Design apb_slave, start of the top module:
module apb_slave (
  input  logic        PCLK,
  input  logic        PRESETn,
  input  logic [31:0] PADDR,
  input  logic        PSEL,
  input  logic        PENABLE,
  input  logic        PWRITE,
  input  logic [31:0] PWDATA,
  output logic [31:0] PRDATA,
  output logic        PREADY,
  output logic        PSLVERR
);
make LEC_CHECK=0 ABC_AREA=1 CAP_MARGIN=10 CELL_PAD_IN_SITES_GLOBAL_PLACEMENT=0 CORE_MARGIN=2 CORE_UTILIZATION=70 CTS_CLUSTER_SIZE=43 GPL_ROUTABILITY_DRIVEN=0 GPL_TIMING_DRIVEN=1 MAX_ROUTING_LAYER=met5 MIN_ROUTING_LAYER=met1 SETUP_SLACK_MARGIN=0.56 SLEW_MARGIN=20 TNS_END_PERCENT=80 finish   # period 2.25 ns
run.sh (not shown) runs the stock make flow with config.mk's settings and CLKGATE_MAP_FILE=.
The first run ran to the end with violations: setup timing.
Change:
Settings changed: ABC_AREA 1 to unset, CORE_UTILIZATION 70 to 68, CTS_CLUSTER_SIZE 43 to unset, SETUP_SLACK_MARGIN 0.56 to unset.
Clock period 2.25 ns to 2.18 ns, I/O delays scaled along.
=>
- The changed run finished but failed the layout checks on setup timing
- setup slack improved by 320 ps
- register-to-register slack gets better by 70 ps
- die size drops by 14%
- wire length goes down by 51%
- via count drops by 58%


apb_slave again, from the RTL that the note above started with.
export LEC_CHECK = 0
export ABC_AREA = 1
export CAP_MARGIN = 30
export CELL_PAD_IN_SITES_GLOBAL_PLACEMENT = 3
export CORE_MARGIN = 2
export CORE_UTILIZATION = 15
export CTS_CLUSTER_DIAMETER = 328
export CTS_CLUSTER_SIZE = 10
export GPL_ROUTABILITY_DRIVEN = 1
export GPL_TIMING_DRIVEN = 1
export MAX_ROUTING_LAYER = met4
export MIN_ROUTING_LAYER = met1
export PLACE_DENSITY_LB_ADDON = 0.29
export SLEW_MARGIN = 40
create_clock -name core_clock -period 2.37 [get_ports {PCLK}]
The first run completed without violations.
Edit:
CAP_MARGIN = 20   (was 30)
CELL_PAD_IN_SITES_GLOBAL_PLACEMENT = unset   (was 3)
CORE_UTILIZATION = 72   (was 15)
CTS_CLUSTER_DIAMETER = 357   (was 328)
CTS_CLUSTER_SIZE = unset   (was 10)
GPL_ROUTABILITY_DRIVEN = unset   (was 1)
GPL_TIMING_DRIVEN = unset   (was 1)
MAX_ROUTING_LAYER = unset   (was met4)
MIN_ROUTING_LAYER = unset   (was met1)
PLACE_DENSITY = 0.63   (was unset)
PLACE_DENSITY_LB_ADDON = unset   (was 0.29)
SETUP_SLACK_MARGIN = -0.13   (was unset)
SLEW_MARGIN = 20   (was 40)
clock period = 2.14 ns   (was 2.37 ns; I/O delays follow)
What happened:
- power goes up by roughly a tenth
- first-iteration DRC count came out higher by well over a third
- setup slack degrades by 0.13 ns
- cell area fell by a little under a tenth
- clock power grows by roughly a tenth
- synthesized cell count stays the same
- cell count came out lower by a quarter to a third
- hold slack improves by 0.016 ns
- critical path depth is unchanged
- die size shrinks by well over a third
- sequential power rose by roughly a tenth
Edit:
ABC_AREA = unset   (was 1)
CORE_UTILIZATION = 54   (was 72)
CTS_CLUSTER_DIAMETER = unset   (was 357)
PLACE_DENSITY = unset   (was 0.63)
SETUP_SLACK_MARGIN = unset   (was -0.13)
clock period = 3.81 ns   (was 2.14 ns; I/O delays follow)
After rerunning: Die size came out higher by 10%. Non-clock buffer count is lower by 194. Global-route usage fell by 25 points. Power is lower by 49%. Worst setup slack gets better by 0.93 ns. Synthesized area came out lower by 17%. First-iteration DRC count decreases by 84%.
Edit:
ABC_AREA = 1   (was unset)
CORE_UTILIZATION = 69   (was 54)
clock period = 7.99 ns   (was 3.81 ns; I/O delays follow)
What happened: Design area grows by about 15%. Synthesized cell count came out higher to 2.8 times its value. Non-clock buffer count is higher by 10.


Starting RTL as in the previous note.
==> flow/config.mk <==
export PLATFORM = sky130hd
export DESIGN_NAME = apb_slave
export DESIGN_NICKNAME = apb_slave
export VERILOG_FILES = /design/flow/design.v
export SDC_FILE = /design/flow/constraint.sdc
export NUM_CORES = 4
export LEC_CHECK = 0
export CAP_MARGIN = 10
export CELL_PAD_IN_SITES_GLOBAL_PLACEMENT = 0
export CORE_MARGIN = 2
export CORE_UTILIZATION = 68
export GPL_ROUTABILITY_DRIVEN = 0
export GPL_TIMING_DRIVEN = 1
export MAX_ROUTING_LAYER = met5
export MIN_ROUTING_LAYER = met1
export SETUP_SLACK_MARGIN = 0.66
export SLEW_MARGIN = 20
export TNS_END_PERCENT = 80
==> flow/constraint.sdc <==
create_clock -name core_clock -period 2.86 [get_ports {PCLK}]
set_input_delay 0.5720 -clock core_clock [delete_from_list [all_inputs] [get_ports {PCLK}]]
set_output_delay 0.5720 -clock core_clock [all_outputs]
set_load 0.01 [all_outputs]
Edit:
- CORE_UTILIZATION: 68 -> 72
- CTS_CLUSTER_SIZE: default -> 43
- HOLD_SLACK_MARGIN: default -> -0.09
- SETUP_SLACK_MARGIN: 0.66 -> default
- clock period: 2.86 -> 2.18 ns (I/O delays scaled with it)
=> The new run reached the layout checks and failed them: negative setup slack; setup slack got worse by 0.75 ns; synthesized area stays the same; clock-buffer cell count goes up by 9; design area is higher by about 0.4%; clock power grows by 34%; power increases by about 33%; flip-flop count does not change.
Edit:
- ABC_AREA: default -> 1
- CTS_CLUSTER_SIZE: 43 -> 72
- PLACE_DENSITY: default -> 0.63
Result: Now the flow went through all stages and came out clean; combinational power increases to 2.7 times its value; final cell count rises by 130%; first-iteration DRC count rises to 4.3 times its value; clock-buffer cell count is lower by 1; final area rises by 17%; wire length goes up by 71%; clock power rose by about 6%; total power rose by 11%; global-route usage increases by 17 points; clock skew is about the same; sequential cell count does not change.
Edit:
- ABC_AREA: 1 -> default
- CTS_CLUSTER_SIZE: 72 -> 41
- HOLD_SLACK_MARGIN: -0.09 -> default
- PLACE_DENSITY: 0.63 -> default
- SETUP_SLACK_MARGIN: default -> 0.63
The new run stopped in 5_1_grt on DPL-0033.
Die size decreases by about 17%.
Synthesized cell count decreases by 65%.
Area after synthesis decreases by 17%.
Edit:
- CAP_MARGIN: 10 -> 20
- CELL_PAD_IN_SITES_GLOBAL_PLACEMENT: 0 -> default
- CTS_CLUSTER_SIZE: 41 -> default
- GPL_ROUTABILITY_DRIVEN: 0 -> default
- GPL_TIMING_DRIVEN: 1 -> default
- MAX_ROUTING_LAYER: met5 -> default
- MIN_ROUTING_LAYER: met1 -> default
- SETUP_SLACK_MARGIN: 0.63 -> -0.13
- TNS_END_PERCENT: 80 -> default
- clock period: 2.18 -> 2.14 ns (I/O delays scaled with it)
After rerunning: With this change the flow completed and failed the layout checks on negative setup slack. Area after synthesis stays the same. Synthesized cell count does not change. Die size is unchanged.
Edit:
- CELL_PAD_IN_SITES_GLOBAL_PLACEMENT: default -> 1
- CORE_ASPECT_RATIO: default -> 1.43
- CORE_UTILIZATION: 72 -> 54
- GPL_ROUTABILITY_DRIVEN: default -> 0
- GPL_TIMING_DRIVEN: default -> 0
- HOLD_SLACK_MARGIN: default -> 0.26
- MIN_ROUTING_LAYER: default -> met2
- SETUP_SLACK_MARGIN: -0.13 -> default
- TNS_END_PERCENT: default -> 45
- clock period: 2.14 -> 5.0 ns (I/O delays scaled with it)
What happened:
- This time the run finished clean
- total power drops by 58%
- setup slack gains 0.54 ns
- first-iteration DRC count climbs to 2.5 times its value
- hold slack gains 0.059 ns
- die size climbs by about 33%
- routed wire length climbs by 4.7%


Setup of run A:
apb_slave again, from the RTL that the note above started with.
export LEC_CHECK = 0
export ABC_AREA = 1
export CAP_MARGIN = 20
export CELL_PAD_IN_SITES_GLOBAL_PLACEMENT = 2
export CORE_ASPECT_RATIO = 0.91
export CORE_MARGIN = 4
export CORE_UTILIZATION = 57
export CTS_CLUSTER_DIAMETER = 267
export GPL_ROUTABILITY_DRIVEN = 0
export GPL_TIMING_DRIVEN = 0
export HOLD_SLACK_MARGIN = 0.26
export MAX_ROUTING_LAYER = met4
export MIN_ROUTING_LAYER = met1
export SLEW_MARGIN = 20
export TNS_END_PERCENT = 45
create_clock -name core_clock -period 5.0 [get_ports {PCLK}]
For run A, the flow was terminated by a tool error in global placement without I/O (3_1_place_gp_skip_io) and produced no final design.
Relative to run A, the following input files were edited for run B:
Settings: removing GPL_TIMING_DRIVEN (formerly 0); removing CELL_PAD_IN_SITES_GLOBAL_PLACEMENT (formerly 2); removing HOLD_SLACK_MARGIN (formerly 0.26); removing TNS_END_PERCENT (formerly 45); removing GPL_ROUTABILITY_DRIVEN (formerly 0); setting SETUP_SLACK_MARGIN to 0.14 for the first time; removing CTS_CLUSTER_DIAMETER (formerly 267); removing CORE_ASPECT_RATIO (formerly 0.91); removing MIN_ROUTING_LAYER (formerly met1); changing CORE_MARGIN from 4 to 2; changing CORE_UTILIZATION from 57 to 72; removing MAX_ROUTING_LAYER (formerly met4); changing the clock period (ns, I/O delays scaled along) from 5.0 to 1.5.
--- outcome ---
Comparing run A against run B, there is no change at all in post-synth net total. From run B to run A, simple-gate share of the synthesized area did not move at all. Vertical extent of the die in run B vs run A: down 19 um. global routing (5_1_grt): run B exited with error. Number of flops mapped to enable cells by yosys across run B and run A: no real change. Looking only at x dimension of the die, and setting everything else aside, the lower value of run B and run A goes to run B. On total die area, the higher figure sits with run A, not run B. In the flow results for run B and run A, the standard cell core area is larger on run A. Re adder-cell share of the synthesized area: no difference whatsoever between run A and run B.
diff inputs: run B => run C
Settings: setting CTS_CLUSTER_SIZE to 42 for the first time; removing SETUP_SLACK_MARGIN (formerly 0.14); removing ABC_AREA (formerly 1); changing the clock period (ns, I/O delays scaled along) from 1.5 to 2.15.
Notes after the runs:
- FAIL for each of run B and run C
- Run B is listed as incomplete: the tool reported an error in global routing (5_1_grt) and the run ended there.
- Between run C and run B, it is run C whose area of the die is lower, by about 17%.
- Of run B and run C, the run reporting the higher multiplexer share of the synthesized area was run C.
- Sort run B and run C by net count after synthesis, descending, and run B comes first.
Setup changes, run C to run D
Settings: setting SETUP_SLACK_MARGIN to -0.16 for the first time; removing CTS_CLUSTER_SIZE (formerly 42); changing the clock period (ns, I/O delays scaled along) from 2.15 to 2.12.
- Run D finished all stages; layout check result: FAIL, due to setup timing.
- Summary of run D over run C: wire length on met3 dropped 45%; required time of the critical path -0.04 ns; ratio of final minimum period to clock period moved down.
- Between run C and run D, the flow reports power decreasing slightly.
- Run D vs run C: fraction of power spent switching nets down


== job 6396 ==
The RTL this note starts from:
==> flow/design.v <==
module apb_slave (
  input  logic        PCLK,
  input  logic        PRESETn,
  input  logic [31:0] PADDR,
  input  logic        PSEL,
  input  logic        PENABLE,
  input  logic        PWRITE,
  input  logic [31:0] PWDATA,
  output logic [31:0] PRDATA,
  output logic        PREADY,
  output logic        PSLVERR
);
  logic [15:0] [31:0] registers;
  logic [3:0] addr_index;
  logic       addr_valid;
  assign addr_index = PADDR[5:2];
  assign addr_valid = (PADDR[31:6] == 0);
  typedef enum logic [1:0] {
    IDLE,
    SETUP,
    ACCESS
  } apb_state_t;
  apb_state_t current_state, next_state;
  always_ff @(posedge PCLK or negedge PRESETn) begin
    if (!PRESETn) begin
      current_state <= IDLE;
    end else begin
      current_state <= next_state;
    end
  end
  always_comb begin
    case (current_state)
      IDLE: begin
        if (PSEL && !PENABLE)
          next_state = SETUP;
        else
          next_state = IDLE;
      end
      SETUP: begin
        if (PSEL && PENABLE)
          next_state = ACCESS;
        else
          next_state = IDLE;
      end
      ACCESS: begin
        if (PSEL && !PENABLE)
          next_state = SETUP;
        else
          next_state = IDLE;
      end
      default:
        next_state = IDLE;
    endcase
  end
  always_ff @(posedge PCLK or negedge PRESETn) begin
    if (!PRESETn) begin
      for (int i = 0; i < 16; i++)
        registers[i] <= 32'h0;
      PRDATA <= 32'h0;
      PREADY <= 1'b1;   
      PSLVERR <= 1'b0;  
    end
    else begin
      PREADY <= (next_state != SETUP);
      PSLVERR <= 1'b0;
      if (current_state == SETUP && PSEL && PENABLE) begin
        if (!addr_valid) begin
          PSLVERR <= 1'b1;
        end
        else if (!PWRITE) begin
          PRDATA <= registers[addr_index];
        end
      end
      if (current_state == ACCESS && PSEL && PENABLE && addr_valid && PWRITE) begin
        registers[addr_index] <= PWDATA;
      end
    end
  end
endmodule
==> flow/config.mk <==
export PLATFORM = sky130hd
export DESIGN_NAME = apb_slave
export DESIGN_NICKNAME = apb_slave
export VERILOG_FILES = /design/flow/design.v
export SDC_FILE = /design/flow/constraint.sdc
export NUM_CORES = 4
export LEC_CHECK = 0
export CAP_MARGIN = 20
export CORE_MARGIN = 2
export CORE_UTILIZATION = 72
export CTS_CLUSTER_DIAMETER = 104
export SLEW_MARGIN = 20
==> flow/constraint.sdc <==
create_clock -name core_clock -period 2.1 [get_ports {PCLK}]
set_input_delay 0.4200 -clock core_clock [delete_from_list [all_inputs] [get_ports {PCLK}]]
set_output_delay 0.4200 -clock core_clock [all_outputs]
set_load 0.01 [all_outputs]
The flow completed for job 6396, but it is not clean: the layout still shows negative setup slack.
What job 2869 does differently from job 6396 at the input level:
Settings: CORE_UTILIZATION changed from 72 to 68; CTS_CLUSTER_DIAMETER removed (was 104); ABC_AREA newly set to 1; the clock period (ns, I/O delays scaled along) changed from 2.1 to 2.72.
### Flow results
Summary of job 6396 and job 2869: one run falls short of a clean finish, namely job 6396.
Every stage of job 6396 finished as expected; the final checks, on the other hand, flagged negative setup slack, which means the layout fails.
Run comparison: job 2869 critical-path cell with the highest stage delay sky130_fd_sc_hd__clkdlybuf4s50_1; job 6396 critical-path cell with the highest stage delay sky130_fd_sc_hd__or4_4
Compared with job 6396, in job 2869 number of antenna violations at the first check in global routing now larger; critical path depth now smaller; routed wire length now larger; clock network fraction of design power comparable.
For job 6757, these inputs were changed with respect to job 2869:
Settings: SETUP_SLACK_MARGIN newly set to 0.4; CORE_UTILIZATION changed from 68 to 72; PLACE_DENSITY newly set to 0.39; CTS_CLUSTER_SIZE newly set to 10; CORE_ASPECT_RATIO newly set to 1.35; CTS_CLUSTER_DIAMETER newly set to 279; the clock period (ns, I/O delays scaled along) changed from 2.72 to 1.5.
Complete run, failing final checks: job 6757, reason negative setup slack. Of the two values seen for path class of the lowest-slack min-delay path, input port to asynchronous set/reset pin was produced by job 2869 and input port to flop by job 6757. Compared with job 2869, job 6757 shows placed wire-length estimate that has gone up by a little under 10%. Sort job 6757 and job 2869 by part of the power in combinational logic, ascending, and job 2869 comes first. Routed wirelength normalized by instance count (job 6757 vs. job 2869) increases by more than 10%. For the fill cell total of the finished layout, job 6757 came in about 35% lower than job 2869 did.
Edits applied to the flow inputs when going from job 6757 to job 5868:
Settings: SETUP_SLACK_MARGIN removed (was 0.4); CTS_CLUSTER_DIAMETER removed (was 279); ABC_AREA removed (was 1); CTS_CLUSTER_SIZE removed (was 10); MIN_ROUTING_LAYER newly set to met2; CORE_ASPECT_RATIO removed (was 1.35); CORE_UTILIZATION changed from 72 to 40; CELL_PAD_IN_SITES_GLOBAL_PLACEMENT newly set to 1; PLACE_DENSITY removed (was 0.39); the clock period (ns, I/O delays scaled along) changed from 1.5 to 5.0.
## What came out
Job 5868: PASS, flow complete, no timing, DRC or antenna violations. Job 6757 finished all stages; however, its layout fails the closing checks, the failures being negative setup slack. Taking job 6757 as the reference, in job 5868 detailed-route vias per instance higher, power lower. Run comparison: job 6757 type of the setup path with the least slack flop to flop; job 5868 type of the setup path with the least slack input port to flop. On job 5868: global routing usage on met3 is 19 points higher than what job 6757 gave. For job 5868, the critical path capture point was registers[311], unlike job 6757, where it was registers[427]. | total of hold buffers inserted after clock tree synthesis | job 5868 vs job 6757 | 1 lower |. The area growth from synthesis to final layout in job 5868 sits 6.4 points below the value recorded for job 6757. Job 5868 — critical path depth 2 lower, job 6757 as reference. Looking at dominant kind of combinational cell, the simple AND/OR/NAND/NOR gates result is from job 6757; the multiplexers one comes from job 5868. In job 5868 relative to job 6757, die area had gone up by more than a quarter.
## Diff of input files: job 8593 against job 5868
Settings: GPL_ROUTABILITY_DRIVEN now 0, previously not set; SLEW_MARGIN now 40, was 20; PLACE_DENSITY_LB_ADDON now 0.29, previously not set; CTS_CLUSTER_SIZE now 10, previously not set; CTS_CLUSTER_DIAMETER now 328, previously not set; CELL_PAD_IN_SITES_GLOBAL_PLACEMENT now 2, was 1; HOLD_SLACK_MARGIN now 0.02, previously not set; GPL_TIMING_DRIVEN now 0, previously not set; ABC_AREA now 0, previously not set; CORE_UTILIZATION now 15, was 40.
==> comparison <==
- Compared with job 5868, job 8593 shows layout-stage area growth over the synthesis result higher by 7.1 points.
- Detail-routed net length per standard cell came out lower on job 8593 than on job 5868.
- Taking job 5868 as the reference, in job 8593 minimum period implied by the final worst setup slack picked up an extra 0.80 ns; tapcell count shows an increase of 1393; largest net degree at the start of global routing went down.
- Maximum frequency: job 8593 vs job 5868 down about 18%
- Of job 8593 and job 5868, it is job 8593 that has the higher sum of buffers and inverters on the critical path.
- Job 5868 finished every step from synthesis to the final layout, and the layout passed the timing, DRC and antenna checks.
- Job 8593 ran to completion and came out clean on the timing, DRC and antenna checks.
- Diff job 5868 -> job 8593 | peak supply drop | decrease of 7.4%
- For number of resized instances in the post-cts repair step, job 8593 and job 5868 come out practically identical.
- The floorplan core density in job 8593 sits 25 points below the value recorded for job 5868.
No activity file was given, so power comes from the tool's default toggle rates.
